## fifo
module fifo#(parameter DEPTH = 16,
             parameter WIDTH = 16)(
  	input logic clk,
  	input logic rst,
  	input logic push_i,
    input logic [WIDTH-1:0] push_data_i,
  	input logic pop_i,
    output logic [WIDTH-1:0] pop_data_i,
    output logic fifo_full,
    output logic fifo_empty);
Size in the first run: roughly 800 cells after synthesis, ~280 flip-flops, about 38 I/O pins, roughly 0.014 mm² of cells after synthesis.
export LEC_CHECK = 0
export CAP_MARGIN = 15
export CELL_PAD_IN_SITES_DETAIL_PLACEMENT = 1
export CELL_PAD_IN_SITES_GLOBAL_PLACEMENT = 3
export CORE_ASPECT_RATIO = 0.52
export CORE_MARGIN = 2
export CORE_UTILIZATION = 40
export CTS_CLUSTER_DIAMETER = 361
export GPL_ROUTABILITY_DRIVEN = 0
export GPL_TIMING_DRIVEN = 0
export PLACE_DENSITY_LB_ADDON = 0.07
export SETUP_SLACK_MARGIN = 0.88
export SLEW_MARGIN = 40
create_clock -name core_clock -period 4.96 [get_ports {clk}]
run.sh (not shown) runs the stock make flow with config.mk's settings and CLKGATE_MAP_FILE=.
The starting point completed with no timing, DRC or antenna violations.
Rerun with:
- CAP_MARGIN: 15 -> 20
- CELL_PAD_IN_SITES_DETAIL_PLACEMENT: 1 -> not set
- CELL_PAD_IN_SITES_GLOBAL_PLACEMENT: 3 -> not set
- CORE_ASPECT_RATIO: 0.52 -> not set
- CORE_UTILIZATION: 40 -> 66
- CTS_CLUSTER_DIAMETER: 361 -> not set
- GPL_ROUTABILITY_DRIVEN: 0 -> not set
- GPL_TIMING_DRIVEN: 0 -> not set
- PLACE_DENSITY_LB_ADDON: 0.07 -> not set
- SETUP_SLACK_MARGIN: 0.88 -> not set
- SLEW_MARGIN: 40 -> 20
- clock period: 4.96 -> 2.66 ns (I/O delays scaled with it)
Outcome:
- synthesized cell count is unchanged
- hold slack loses 0.0052 ns
- setup slack loses 0.95 ns
- synthesized area stays the same
Rerun with:
- CELL_PAD_IN_SITES_GLOBAL_PLACEMENT: not set -> 3
- CORE_UTILIZATION: 66 -> 40
- HOLD_SLACK_MARGIN: not set -> 0.2
- MIN_ROUTING_LAYER: not set -> met2
- SLEW_MARGIN: 20 -> 25
- clock period: 2.66 -> 5.0 ns (I/O delays scaled with it)
Outcome:
- cell count is higher by 13%
- power drops by 47%
- worst hold slack got worse by 0.0040 ns
- core utilization shrinks by 30 points
- setup slack improved by 1.4 ns
- combinational power is lower by 51%
- sequential power decreases by 46%
- wire length climbs by 12%
- synthesized area is unchanged
- synthesized cell count is unchanged
Rerun with:
- CELL_PAD_IN_SITES_GLOBAL_PLACEMENT: 3 -> not set
- HOLD_SLACK_MARGIN: 0.2 -> not set
- MIN_ROUTING_LAYER: met2 -> not set
- SLEW_MARGIN: 25 -> 20
The changed run completed with no timing, DRC or antenna violations.
Critical path depth climbs by 2.
Fmax rises by a few percent.
Global-route usage went down by 11 points.
Synthesized area does not change.
Die size stays the same.
Final area came out lower slightly.
Clock skew rises by 0.0050 ns.
Clock-buffer cell count went up by 4.
Hold slack improves by 0.0060 ns.

* * *

fifo again, from the RTL that the note above started with.
Settings: LEC_CHECK=0, CAP_MARGIN=15, CELL_PAD_IN_SITES_GLOBAL_PLACEMENT=3, CORE_ASPECT_RATIO=0.52, CORE_MARGIN=2, CORE_UTILIZATION=40, PLACE_DENSITY_LB_ADDON=0.07, SLEW_MARGIN=40; clock period 4.96 ns.
The baseline passed the timing, design-rule and antenna checks.
Next try:
--- a/flow/config.mk
+++ b/flow/config.mk
@@ -8 +8,2 @@
-export CAP_MARGIN = 15
+export CAP_MARGIN = 20
+export CELL_PAD_IN_SITES_DETAIL_PLACEMENT = 2
@@ -10 +10,0 @@
-export CORE_ASPECT_RATIO = 0.52
@@ -13,2 +13,5 @@
-export PLACE_DENSITY_LB_ADDON = 0.07
-export SLEW_MARGIN = 40
+export CTS_CLUSTER_SIZE = 14
+export HOLD_SLACK_MARGIN = 0.2
+export MIN_ROUTING_LAYER = met2
+export SLEW_MARGIN = 25
+export TNS_END_PERCENT = 30
==> flow/constraint.sdc (replaced) <==
create_clock -name core_clock -period 5.0 [get_ports {clk}]
set_input_delay 1.0000 -clock core_clock [delete_from_list [all_inputs] [get_ports {clk}]]
set_output_delay 1.0000 -clock core_clock [all_outputs]
set_load 0.01 [all_outputs]
Effect:
- The changed run finished with timing, DRC and antenna clean
- register-to-register slack loses 200 ps
- global-route usage increases by 13 points
- final area increases by 1.2%
- clock power is higher by 15%
- via count increases by 32%
- routed wire length rose by 8.7%

* * *

Starting RTL as in the previous note.
==> flow/design.v (excerpt) <==
module fifo#(parameter DEPTH = 16,
             parameter WIDTH = 16)(
  	input logic clk,
  	input logic rst,
  	input logic push_i,
    input logic [WIDTH-1:0] push_data_i,
  	input logic pop_i,
    output logic [WIDTH-1:0] pop_data_i,
    output logic fifo_full,
    output logic fifo_empty);
clock: 7.56 ns
lec_check: 0
cap_margin: 20
core_margin: 2
core_utilization: 24
slew_margin: 20
The starting point completed with no timing, DRC or antenna violations.
Next try:
CORE_UTILIZATION = 72   (was 24)
CTS_CLUSTER_SIZE = 30   (was default)
PLACE_DENSITY_LB_ADDON = 0.12   (was default)
SETUP_SLACK_MARGIN = 0.55   (was default)
SLEW_MARGIN = 40   (was 20)
clock period = 1.94 ns   (was 7.56 ns; I/O delays follow)
After rerunning: Now the flow reached the layout checks and failed them: negative setup slack. Register-to-register slack got worse by 4.6 ns. First-iteration DRC count rises by 130%. Combinational power rises to 7.0 times its value. Wire length rises by about 50%. Critical path depth rises by 2. Final area rises by about 11%. Sequential share of layout area falls by 5.2 points.

* * *

## P
The RTL this note starts from:
==> flow/design.v <==
module fifo#(parameter DEPTH = 16,
             parameter WIDTH = 16)(
  	input logic clk,
  	input logic rst,
  	input logic push_i,
    input logic [WIDTH-1:0] push_data_i,
  	input logic pop_i,
    output logic [WIDTH-1:0] pop_data_i,
    output logic fifo_full,
    output logic fifo_empty);
  localparam addr_bits = $clog2(DEPTH);
  localparam PUSH_ONLY = 2'b10;
  localparam POP_ONLY = 2'b01;
  localparam PUSH_AND_POP = 2'b11;
  logic [DEPTH-1:0][WIDTH-1:0] mem_queue;
  logic [addr_bits:0] rd_ptr, wr_ptr, nxt_rd_ptr, nxt_wr_ptr;
  logic [addr_bits:0] max_index_ptr, min_index_ptr;
  assign max_index_ptr = {1'b1,{addr_bits{1'b0}}};
  assign min_index_ptr = {addr_bits+1{1'b0}};
  assign fifo_full = (rd_ptr[addr_bits] != wr_ptr[addr_bits] ) && (rd_ptr[addr_bits-1:0] == wr_ptr[addr_bits-1:0] );
  assign fifo_empty = (rd_ptr == wr_ptr);
  assign nxt_rd_ptr = rd_ptr + {{addr_bits{1'b0}},1'b1};
  assign nxt_wr_ptr = wr_ptr + {{addr_bits{1'b0}},1'b1};
  always@(posedge clk) begin
    if (rst) begin
      rd_ptr <= {addr_bits+1{1'b0}};
      wr_ptr <= {addr_bits+1{1'b0}};
    end
    else begin
      case({push_i,pop_i})
        PUSH_ONLY: begin
          mem_queue[wr_ptr[addr_bits-1:0]] <= push_data_i;          
		  wr_ptr <= nxt_wr_ptr;
        end
        POP_ONLY: begin 
          pop_data_i <= mem_queue[rd_ptr[addr_bits-1:0]];
          rd_ptr <= nxt_rd_ptr;
        end
        PUSH_AND_POP: begin
          mem_queue[wr_ptr[addr_bits-1:0]] <= push_data_i;
          pop_data_i <= mem_queue[rd_ptr[addr_bits-1:0]];
          wr_ptr <= nxt_wr_ptr;
          rd_ptr <= nxt_rd_ptr;
        end
      endcase
    end
  end
endmodule
==> flow/config.mk <==
export PLATFORM = sky130hd
export DESIGN_NAME = fifo
export DESIGN_NICKNAME = fifo
export VERILOG_FILES = /design/flow/design.v
export SDC_FILE = /design/flow/constraint.sdc
export NUM_CORES = 4
export LEC_CHECK = 0
export CAP_MARGIN = 5
export CELL_PAD_IN_SITES_DETAIL_PLACEMENT = 1
export CELL_PAD_IN_SITES_GLOBAL_PLACEMENT = 1
export CORE_MARGIN = 7
export CORE_UTILIZATION = 65
export GPL_ROUTABILITY_DRIVEN = 0
export GPL_TIMING_DRIVEN = 0
export HOLD_SLACK_MARGIN = 0.16
export MIN_ROUTING_LAYER = met1
export PLACE_DENSITY = 0.93
export SLEW_MARGIN = 20
export TNS_END_PERCENT = 70
==> flow/constraint.sdc <==
create_clock -name core_clock -period 3.62 [get_ports {clk}]
set_input_delay 0.7240 -clock core_clock [delete_from_list [all_inputs] [get_ports {clk}]]
set_output_delay 0.7240 -clock core_clock [all_outputs]
set_load 0.01 [all_outputs]
Looking at the reports, P completed the entire flow and the layout it produced met the timing, design-rule and antenna checks.
Relative to P, the following input files were edited for Q:
- a change of CELL_PAD_IN_SITES_GLOBAL_PLACEMENT from 1 to 0
- a deleted CELL_PAD_IN_SITES_DETAIL_PLACEMENT that had been 1
- a change of PLACE_DENSITY from 0.93 to 0.39
- a change of GPL_TIMING_DRIVEN from 0 to 1
- a change of CORE_UTILIZATION from 65 to 70
- a change of CAP_MARGIN from 5 to 20
- a change of CORE_MARGIN from 7 to 2
- a deleted TNS_END_PERCENT that had been 70
- a change of the clock period (ns, I/O delays scaled along) from 3.62 to 1.98
[summary]
Between P and Q, signed area change from the synthesized netlist to the final layout is lower for P, Q comes in above that.
Higher worst stage delay on the critical path goes to P over Q.
Q: logic depth of the worst setup path including buffers higher than P
Summary of Q over P: synthesized net count barely changed, overall power after layout climbed about 90%, required arrival time at the worst endpoint dropped 630 ps.
Finished, but not clean: Q, with setup timing.
Number of cells produced by synthesis: Q vs P identical
Q: met3 track demand over resource is 3.3 points higher than what P reported.
Modified inputs, R compared to Q
- CTS_CLUSTER_DIAMETER: unset -> 231
- PLACE_DENSITY: 0.39 -> 0.38
- CORE_UTILIZATION: 70 -> 72
- the clock period (ns, I/O delays scaled along): 1.98 -> 2.92
Results
The flow did not stop early for R: all stages ran, and the layout cleared the timing, design-rule and antenna checks.
The internal cell power of R was superior to that of Q.
Relative to Q, the number of global-route vias before repair measured on R has decreased by more than 10%.
As far as area after synthesis goes, R and Q are indistinguishable; the numbers are identical.
Going from Q to R, highest ir drop seen on vdd now smaller; smallest setup slack after layout now larger.
Comparing time the worst path needs with I/O delays and setup for Q and R, the bigger number came from R.
In the tables for Q and R, data-path buffer share of cell area in the final layout reads lower with R.
sky130_fd_sc_hd__a2111oi_4 as the critical-path cell with the highest stage delay was reported by Q, and sky130_fd_sc_hd__dfxtp_1 by R.
Relative to Q, the sequential share of layout area of R is higher by 6.0 points.
## Diff of input files: S against R
- SLEW_MARGIN now 40, was 20
- CTS_CLUSTER_DIAMETER no longer set, was 231
- PLACE_DENSITY now 0.39, was 0.38
- HOLD_SLACK_MARGIN now 0.29, was 0.16
- CTS_CLUSTER_SIZE now 35, previously not set
- the clock period (ns, I/O delays scaled along) now 1.93, was 2.92
### Flow results
Finished, but not clean: S, with setup timing.
On largest net degree at the start of global routing: S sits below R.
Taking R as the reference, in S area added between synthesis and finish increased by 17 points relative to the old numbers, clock skew decreased by 4.0 ps relative to the old numbers.
S ended up with mem_queue[158] as its endpoint of the most critical setup path; R ended up with mem_queue[173].
R → S: overall global routing resource usage now sits higher; routed wire length rose by about 60%.
No activity file was given, so power comes from the tool's default toggle rates.
